== the reference run ==
==> flow/design.v (excerpt) <==
module Controller_FIR (
	input	[7:0] 	VPPG,             
	input 		  	Find_Setting,     
	input 		  	CLK,              
	input 		  	rst_n,            
	output 	[6:0] 	DC_Comp,          
	output 	[3:0] 	pga_Gain,         
	output 		  	LED_IR,           
	output 		  	LED_RED,          
	output  [19:0] 	Out_RED_Filtered, 
	output  [19:0] 	Out_IR_Filtered,  
	output  [3:0] 	LED_Drive         
);
	wire [7:0] IR_ADC_Value, RED_ADC_Value;
	wire 	   CLK_Filter;
	reg        CLK_Filter_q;    
	wire       Filter_En;       
	always @(posedge CLK or negedge rst_n) begin
		if (!rst_n) CLK_Filter_q <= 1'b0;
		else        CLK_Filter_q <= CLK_Filter;
	end
	assign Filter_En = CLK_Filter & ~CLK_Filter_q;
    Controller ct(  .Vppg(VPPG), 
                    .Find_Setting(Find_Setting), 
                    .CLK(CLK), 
                    .rst_n(rst_n), 
                    .DC_Comp(DC_Comp), 
                    .PGA_Gain(pga_Gain), 
                    .CLK_Filter(CLK_Filter), 
                    .LED_IR(LED_IR), 
                    .LED_RED(LED_RED),
                    .IR_ADC_Value(IR_ADC_Value), 
                    .RED_ADC_Value(RED_ADC_Value), 
                    .LED_Drive(LED_Drive)); 
	FIR_Filter red( .CLK(CLK),
                    .CLK_Filter(Filter_En), 
                    .input_data(RED_ADC_Value),
                    .rst_n(rst_n),  
                    .output_data(Out_RED_Filtered));
	FIR_Filter ir(  .CLK(CLK),
                    .CLK_Filter(Filter_En), 
                    .input_data(IR_ADC_Value),
                    .rst_n(rst_n),  
  ...
Settings: LEC_CHECK=0, ABC_AREA=0, CAP_MARGIN=30, CELL_PAD_IN_SITES_DETAIL_PLACEMENT=2, CELL_PAD_IN_SITES_GLOBAL_PLACEMENT=3, CORE_MARGIN=5, CORE_UTILIZATION=47, CTS_CLUSTER_DIAMETER=36, PLACE_DENSITY_LB_ADDON=0.24, SETUP_SLACK_MARGIN=1.72, SLEW_MARGIN=20, TNS_END_PERCENT=50; clock period 10.6 ns.
run.sh (not shown) runs the stock make flow with config.mk's settings and CLKGATE_MAP_FILE=.
The reference run: flow completed, timing, DRC and antenna clean
Modified inputs, the trial run compared to the reference run
==> flow/config.mk <==
export PLATFORM = sky130hd
export DESIGN_NAME = Controller_FIR
export DESIGN_NICKNAME = Controller_FIR
export VERILOG_FILES = /design/flow/design.v
export SDC_FILE = /design/flow/constraint.sdc
export NUM_CORES = 4
export LEC_CHECK = 0
export CAP_MARGIN = 20
export CELL_PAD_IN_SITES_GLOBAL_PLACEMENT = 3
export CORE_MARGIN = 2
export CORE_UTILIZATION = 40
export CTS_CLUSTER_DIAMETER = 66
export PLACE_DENSITY = 0.59
export SLEW_MARGIN = 20
==> flow/constraint.sdc <==
create_clock -name core_clock -period 10.0 [get_ports {CLK}]
set_input_delay 2.0000 -clock core_clock [delete_from_list [all_inputs] [get_ports {CLK}]]
set_output_delay 2.0000 -clock core_clock [all_outputs]
set_load 0.01 [all_outputs]
From the reference run to the trial run the numbers moved as follows: clock edge transition at the registers on the reported setup and hold paths saw little to no change; routed wirelength normalized by instance count saw a decrease.

* * *

Starting RTL as in the previous note.
Settings: LEC_CHECK=0, CAP_MARGIN=20, CELL_PAD_IN_SITES_DETAIL_PLACEMENT=1, CELL_PAD_IN_SITES_GLOBAL_PLACEMENT=0, CORE_MARGIN=7, CORE_UTILIZATION=43, PLACE_DENSITY_LB_ADDON=0.04, SETUP_SLACK_MARGIN=1.49, SLEW_MARGIN=35; clock period 11.2 ns.
The starting point finished with timing, DRC and antenna clean.
==> next run, changes <==
- ABC_AREA: default -> 1
- CELL_PAD_IN_SITES_DETAIL_PLACEMENT: 1 -> default
- CELL_PAD_IN_SITES_GLOBAL_PLACEMENT: 0 -> default
- CORE_MARGIN: 7 -> 2
- CORE_UTILIZATION: 43 -> 68
- PLACE_DENSITY_LB_ADDON: 0.04 -> default
- SETUP_SLACK_MARGIN: 1.49 -> default
- SLEW_MARGIN: 35 -> 20
- clock period: 11.2 -> 5.16 ns (I/O delays scaled with it)
What happened:
- Now the flow finished with negative setup slack left
- wire length drops by 3.2%
- clock-buffer cell count drops by 41
- maximum frequency rises by 23%
- worst setup slack is worse by 4.7 ns
- die area went down by 38%
==> next run, changes <==
- CAP_MARGIN: 20 -> 5
- CORE_UTILIZATION: 68 -> 66
- TNS_END_PERCENT: default -> 5
- clock period: 5.16 -> 4.27 ns (I/O delays scaled with it)
=>
- The changed run completed and failed the layout checks on negative setup slack
- die area rose by 3.0%
- cell area stays flat
- fmax rose by 1.4%
- global-route usage fell by 1.3 points
- sequential share of layout area stays flat
==> next run, changes <==
- ABC_AREA: 1 -> default
- CAP_MARGIN: 5 -> 20
- CORE_UTILIZATION: 66 -> 60
- CTS_CLUSTER_SIZE: default -> 60
- TNS_END_PERCENT: 5 -> default
- clock period: 4.27 -> 5.39 ns (I/O delays scaled with it)
After rerunning:
- The new run produced a layout that fails on negative setup slack
- final cell count decreases by roughly a tenth
- first-iteration DRC count decreases by a quarter to a third
- worst setup slack improves by 0.65 ns
==> next run, changes <==
- CORE_UTILIZATION: 60 -> 71
- CTS_CLUSTER_SIZE: 60 -> default
- clock period: 5.39 -> 7.24 ns (I/O delays scaled with it)
Result:
- This time the run passed the timing, DRC and antenna checks
- sequential share of layout area rises by 0.92 points
- area after synthesis does not change
- non-clock buffer count decreases by 121
- cell area drops by 2.6%
- final cell count decreases by 4.1%
- routed wire length increases by 0.41%
- core utilization climbs by 10 points
- worst hold slack got worse by 0.0041 ns
- maximum frequency falls by 9.2%

* * *

## build 81
Controller_FIR again, from the RTL that the note above started with.
Design Controller_FIR, start of the top module:
module Controller_FIR (
	input	[7:0] 	VPPG,             
	input 		  	Find_Setting,     
	input 		  	CLK,              
	input 		  	rst_n,            
	output 	[6:0] 	DC_Comp,          
	output 	[3:0] 	pga_Gain,         
	output 		  	LED_IR,           
	output 		  	LED_RED,          
	output  [19:0] 	Out_RED_Filtered, 
	output  [19:0] 	Out_IR_Filtered,  
	output  [3:0] 	LED_Drive         
);
	wire [7:0] IR_ADC_Value, RED_ADC_Value;
	wire 	   CLK_Filter;
	reg        CLK_Filter_q;    
	wire       Filter_En;       
	always @(posedge CLK or negedge rst_n) begin
		if (!rst_n) CLK_Filter_q <= 1'b0;
		else        CLK_Filter_q <= CLK_Filter;
	end
	assign Filter_En = CLK_Filter & ~CLK_Filter_q;
    Controller ct(  .Vppg(VPPG), 
                    .Find_Setting(Find_Setting), 
                    .CLK(CLK), 
                    .rst_n(rst_n), 
                    .DC_Comp(DC_Comp), 
                    .PGA_Gain(pga_Gain), 
                    .CLK_Filter(CLK_Filter), 
                    .LED_IR(LED_IR), 
                    .LED_RED(LED_RED),
                    .IR_ADC_Value(IR_ADC_Value), 
                    .RED_ADC_Value(RED_ADC_Value), 
                    .LED_Drive(LED_Drive)); 
	FIR_Filter red( .CLK(CLK),
                    .CLK_Filter(Filter_En), 
                    .input_data(RED_ADC_Value),
                    .rst_n(rst_n),  
                    .output_data(Out_RED_Filtered));
	FIR_Filter ir(  .CLK(CLK),
                    .CLK_Filter(Filter_En), 
                    .input_data(IR_ADC_Value),
                    .rst_n(rst_n),  
                    .output_data(Out_IR_Filtered));
endmodule
clock: 10.6 ns
lec_check: 0
abc_area: 1
cap_margin: 30
cell_pad_in_sites_detail_placement: 0
cell_pad_in_sites_global_placement: 3
core_margin: 5
core_utilization: 29
cts_cluster_diameter: 36
place_density_lb_addon: 0.24
setup_slack_margin: 2.71
slew_margin: 35
tns_end_percent: 50
Build 81 ended with every stage complete and zero timing, DRC or antenna violations.
> inputs changed (build 81 -> build 32)
- a deleted PLACE_DENSITY_LB_ADDON that had been 0.24
- a change of CAP_MARGIN from 30 to 20
- a deleted ABC_AREA that had been 1
- a change of SLEW_MARGIN from 35 to 20
- a deleted CELL_PAD_IN_SITES_GLOBAL_PLACEMENT that had been 3
- a change of CORE_UTILIZATION from 29 to 65
- a deleted CELL_PAD_IN_SITES_DETAIL_PLACEMENT that had been 0
- a deleted SETUP_SLACK_MARGIN that had been 2.71
- a deleted TNS_END_PERCENT that had been 50
- a deleted CTS_CLUSTER_DIAMETER that had been 36
- a change of CORE_MARGIN from 5 to 2
- a change of the clock period (ns, I/O delays scaled along) from 10.6 to 7.45
Findings:
Build 32 against build 81: non-filler instance count after layout lower, placed cell area decreased 5.1%. Build 81 → build 32: maximum clock frequency shrank by 7.5%, time the worst path needs with I/O delays and setup grew by 520 ps.
Changes in build 9 relative to build 32:
- CORE_MARGIN: 2 -> 7
- CORE_UTILIZATION: 65 -> 40
- CORE_ASPECT_RATIO: unset -> 1.14
- the clock period (ns, I/O delays scaled along): 7.45 -> 10.0
Relative to build 32, the final cell area reported for build 9 is higher. Summary of build 9 over build 32: shortest clock period the worst path allows after layout went down by 52 ps; final wirelength went up by about 3.5%.
Input-level comparison between build 47 and build 9:
- a change of CORE_UTILIZATION from 40 to 72
- a change of CORE_MARGIN from 7 to 2
- a deleted CORE_ASPECT_RATIO that had been 1.14
- an added ABC_AREA of 1
- a change of the clock period (ns, I/O delays scaled along) from 10.0 to 5.5
[summary]
Build 47: complete, dirty (setup timing). Going from build 9 to build 47, detailed-route via count grew by more than 10%. Tightest hold margin (build 47 over build 9): decrease, 7.8 ps.

* * *

## run 1
Controller_FIR again, from the RTL that the note above started with.
// Controller_FIR
module Controller_FIR (
	input	[7:0] 	VPPG,             
	input 		  	Find_Setting,     
	input 		  	CLK,              
	input 		  	rst_n,            
	output 	[6:0] 	DC_Comp,          
	output 	[3:0] 	pga_Gain,         
	output 		  	LED_IR,           
	output 		  	LED_RED,          
	output  [19:0] 	Out_RED_Filtered, 
	output  [19:0] 	Out_IR_Filtered,  
	output  [3:0] 	LED_Drive         
);
	wire [7:0] IR_ADC_Value, RED_ADC_Value;
	wire 	   CLK_Filter;
	reg        CLK_Filter_q;    
	wire       Filter_En;       
	always @(posedge CLK or negedge rst_n) begin
		if (!rst_n) CLK_Filter_q <= 1'b0;
		else        CLK_Filter_q <= CLK_Filter;
	end
	assign Filter_En = CLK_Filter & ~CLK_Filter_q;
    Controller ct(  .Vppg(VPPG), 
                    .Find_Setting(Find_Setting), 
                    .CLK(CLK), 
                    .rst_n(rst_n), 
                    .DC_Comp(DC_Comp), 
                    .PGA_Gain(pga_Gain), 
                    .CLK_Filter(CLK_Filter), 
                    .LED_IR(LED_IR), 
                    .LED_RED(LED_RED),
                    .IR_ADC_Value(IR_ADC_Value), 
                    .RED_ADC_Value(RED_ADC_Value), 
                    .LED_Drive(LED_Drive)); 
	FIR_Filter red( .CLK(CLK),
                    .CLK_Filter(Filter_En), 
                    .input_data(RED_ADC_Value),
                    .rst_n(rst_n),  
                    .output_data(Out_RED_Filtered));
	FIR_Filter ir(  .CLK(CLK),
                    .CLK_Filter(Filter_En), 
                    .input_data(IR_ADC_Value),
                    .rst_n(rst_n),  
                    .output_data(Out_IR_Filtered));
endmodule
Settings: LEC_CHECK=0, ABC_AREA=1, CAP_MARGIN=20, CELL_PAD_IN_SITES_GLOBAL_PLACEMENT=3, CORE_MARGIN=4, CORE_UTILIZATION=63, CTS_CLUSTER_DIAMETER=66, HOLD_SLACK_MARGIN=0.23, MAX_ROUTING_LAYER=met4, MIN_ROUTING_LAYER=met2, PLACE_DENSITY=0.59, SLEW_MARGIN=20; clock period 10.0 ns.
Run 1 did not finish; the tool stopped in global placement without I/O (3_1_place_gp_skip_io) with error GPL-0301.
diff inputs: run 1 => run 2
Settings: clearing HOLD_SLACK_MARGIN, which used to be 0.23; clearing ABC_AREA, which used to be 1; swapping 4 for 2 in CORE_MARGIN; clearing PLACE_DENSITY, which used to be 0.59; clearing CELL_PAD_IN_SITES_GLOBAL_PLACEMENT, which used to be 3; clearing CTS_CLUSTER_DIAMETER, which used to be 66; clearing MAX_ROUTING_LAYER, which used to be met4; clearing MIN_ROUTING_LAYER, which used to be met2; swapping 63 for 40 in CORE_UTILIZATION; swapping 10.0 for 7.24 in the clock period (ns, I/O delays scaled along).
==> results <==
- [run 2] synthesized chip area reported by yosys fell about 2% relative to run 1
- Number of distinct library cell variants in the gate-level netlist after synthesis (lower): run 1
- Run 2 went all the way through the flow, and no timing, DRC or antenna check failed.
- Run 2 vs run 1 — cell count in the Yosys report dropped 12%.
- Total standard cell area after synthesis delta (run 2 − run 1): favourable
The following lists how run 3 was set up differently from run 2:
Settings: setting ABC_AREA to 1 for the first time; changing CORE_UTILIZATION from 40 to 72; setting PLACE_DENSITY_LB_ADDON to 0.03 for the first time; changing the clock period (ns, I/O delays scaled along) from 7.24 to 4.28.
Nothing crashed in run 3 and all stages finished; the problem is that the final layout failed, the offending checks being setup timing. Run 3 vs run 2: depth of the worst register-to-register path down. Changes observed in run 3 relative to run 2: number of cell instances after yosys synthesis picked up an extra 966.
For run 4, these inputs were changed with respect to run 3:
Settings: an added TNS_END_PERCENT of 10; a deleted PLACE_DENSITY_LB_ADDON that had been 0.03; an added CTS_CLUSTER_SIZE of 98; a change of the clock period (ns, I/O delays scaled along) from 4.28 to 4.44.
==> comparison <==
Run 4 finished all stages; layout check result: FAIL, due to setup timing.
Looking at met1 usage, run 4 sits 1.1 points above run 3.
On routed length on met1: run 4 sits above run 3.
In run 4 the cell area reported after detailed placement turned out 420 um^2 lower than in run 3.
### run 4 -> run 5
Settings: ABC_AREA removed (was 1); TNS_END_PERCENT removed (was 10); CORE_UTILIZATION changed from 72 to 63; CTS_CLUSTER_SIZE removed (was 98); the clock period (ns, I/O delays scaled along) changed from 4.44 to 4.75.
### Flow results
Although run 5 finished all stages, its layout failed final checks on setup timing. Synthesized chip area reported by yosys delta for run 5 relative to run 4: 2.1% lower. Antenna diode instance count for run 5 is lower than for run 4. Relative to run 4, met1 global-route usage has gone down in run 5. Arrival time at the worst endpoint was higher in run 5 than in run 4. Run 5 ends up with a cell area that is 1300 um^2 lower than in run 4. For the critical path buffer and inverter count, run 5 came in 4 higher than run 4 did. [diff] setup slack, run 5 relative to run 4: regression. Going from run 4 to run 5, maximum fanout encountered on the critical timing path dropped 3; logic depth of the worst path, buffers included shows an increase of 1.

* * *

Starting RTL as in the previous note.
export LEC_CHECK = 0
export ABC_AREA = 1
export CAP_MARGIN = 20
export CORE_MARGIN = 2
export CORE_UTILIZATION = 72
export CTS_CLUSTER_DIAMETER = 224
export PLACE_DENSITY_LB_ADDON = 0.02
export SETUP_SLACK_MARGIN = -0.12
export SLEW_MARGIN = 20
export TNS_END_PERCENT = 5
create_clock -name core_clock -period 4.02 [get_ports {CLK}]
The first run completed, yet does not pass: setup timing.
Change:
--- a/flow/config.mk
+++ b/flow/config.mk
@@ -7,3 +7,2 @@
 export LEC_CHECK = 0
-export ABC_AREA = 1
 export CAP_MARGIN = 20
@@ -12,5 +11,2 @@
 export CTS_CLUSTER_DIAMETER = 224
-export PLACE_DENSITY_LB_ADDON = 0.02
-export SETUP_SLACK_MARGIN = -0.12
 export SLEW_MARGIN = 20
-export TNS_END_PERCENT = 5
==> flow/constraint.sdc (replaced) <==
create_clock -name core_clock -period 5.94 [get_ports {CLK}]
set_input_delay 1.1880 -clock core_clock [delete_from_list [all_inputs] [get_ports {CLK}]]
set_output_delay 1.1880 -clock core_clock [all_outputs]
set_load 0.01 [all_outputs]
The new run ran to the end with violations: setup timing.
Fmax went down by 9.9%.
Register-to-register slack is better by 1.3 ns.
Design area came out lower by 4.2%.
Worst setup slack improved by 1.3 ns.
Area after synthesis is lower by 2.1%.
Wire length went down by 9.9%.
Flip-flop count stays the same.
Worst hold slack gets better by 0.17 ns.
Change:
--- a/flow/config.mk
+++ b/flow/config.mk
@@ -7,2 +7,3 @@
 export LEC_CHECK = 0
+export ABC_AREA = 1
 export CAP_MARGIN = 20
@@ -11,2 +12,5 @@
 export CTS_CLUSTER_DIAMETER = 224
+export HOLD_SLACK_MARGIN = 0.29
+export PLACE_DENSITY_LB_ADDON = 0.02
 export SLEW_MARGIN = 20
+export TNS_END_PERCENT = 5
==> flow/constraint.sdc (replaced) <==
create_clock -name core_clock -period 4.02 [get_ports {CLK}]
set_input_delay 0.8040 -clock core_clock [delete_from_list [all_inputs] [get_ports {CLK}]]
set_output_delay 0.8040 -clock core_clock [all_outputs]
set_load 0.01 [all_outputs]
After rerunning:
- The changed run ran to the end with violations: setup timing
- non-clock buffer count came out higher by 186
- cell count went up by about 14%
- worst setup slack gets worse by 1.3 ns
- sequential cell count does not change
- clock skew grows by 0.020 ns
- via count went up by about 14%
- synthesized area goes up by about 2.1%
- count of clock-buffer cells in the layout is lower by 13
Change:
==> flow/config.mk (replaced) <==
export PLATFORM = sky130hd
export DESIGN_NAME = Controller_FIR
export DESIGN_NICKNAME = Controller_FIR
export VERILOG_FILES = /design/flow/design.v
export SDC_FILE = /design/flow/constraint.sdc
export NUM_CORES = 4
export LEC_CHECK = 0
export CAP_MARGIN = 20
export CORE_MARGIN = 2
export CORE_UTILIZATION = 16
export SLEW_MARGIN = 20
==> flow/constraint.sdc (replaced) <==
create_clock -name core_clock -period 12.7 [get_ports {CLK}]
set_input_delay 2.5400 -clock core_clock [delete_from_list [all_inputs] [get_ports {CLK}]]
set_output_delay 2.5400 -clock core_clock [all_outputs]
set_load 0.01 [all_outputs]
The new run completed with no timing, DRC or antenna violations.
Synthesized cell count fell by 12%.
Sequential share of layout area fell by 0.48 points.
Die size grows to 4.3 times its value.
Wire length came out lower by 6.6%.
Area after synthesis went down by 2.1%.
Via count went down by 17%.
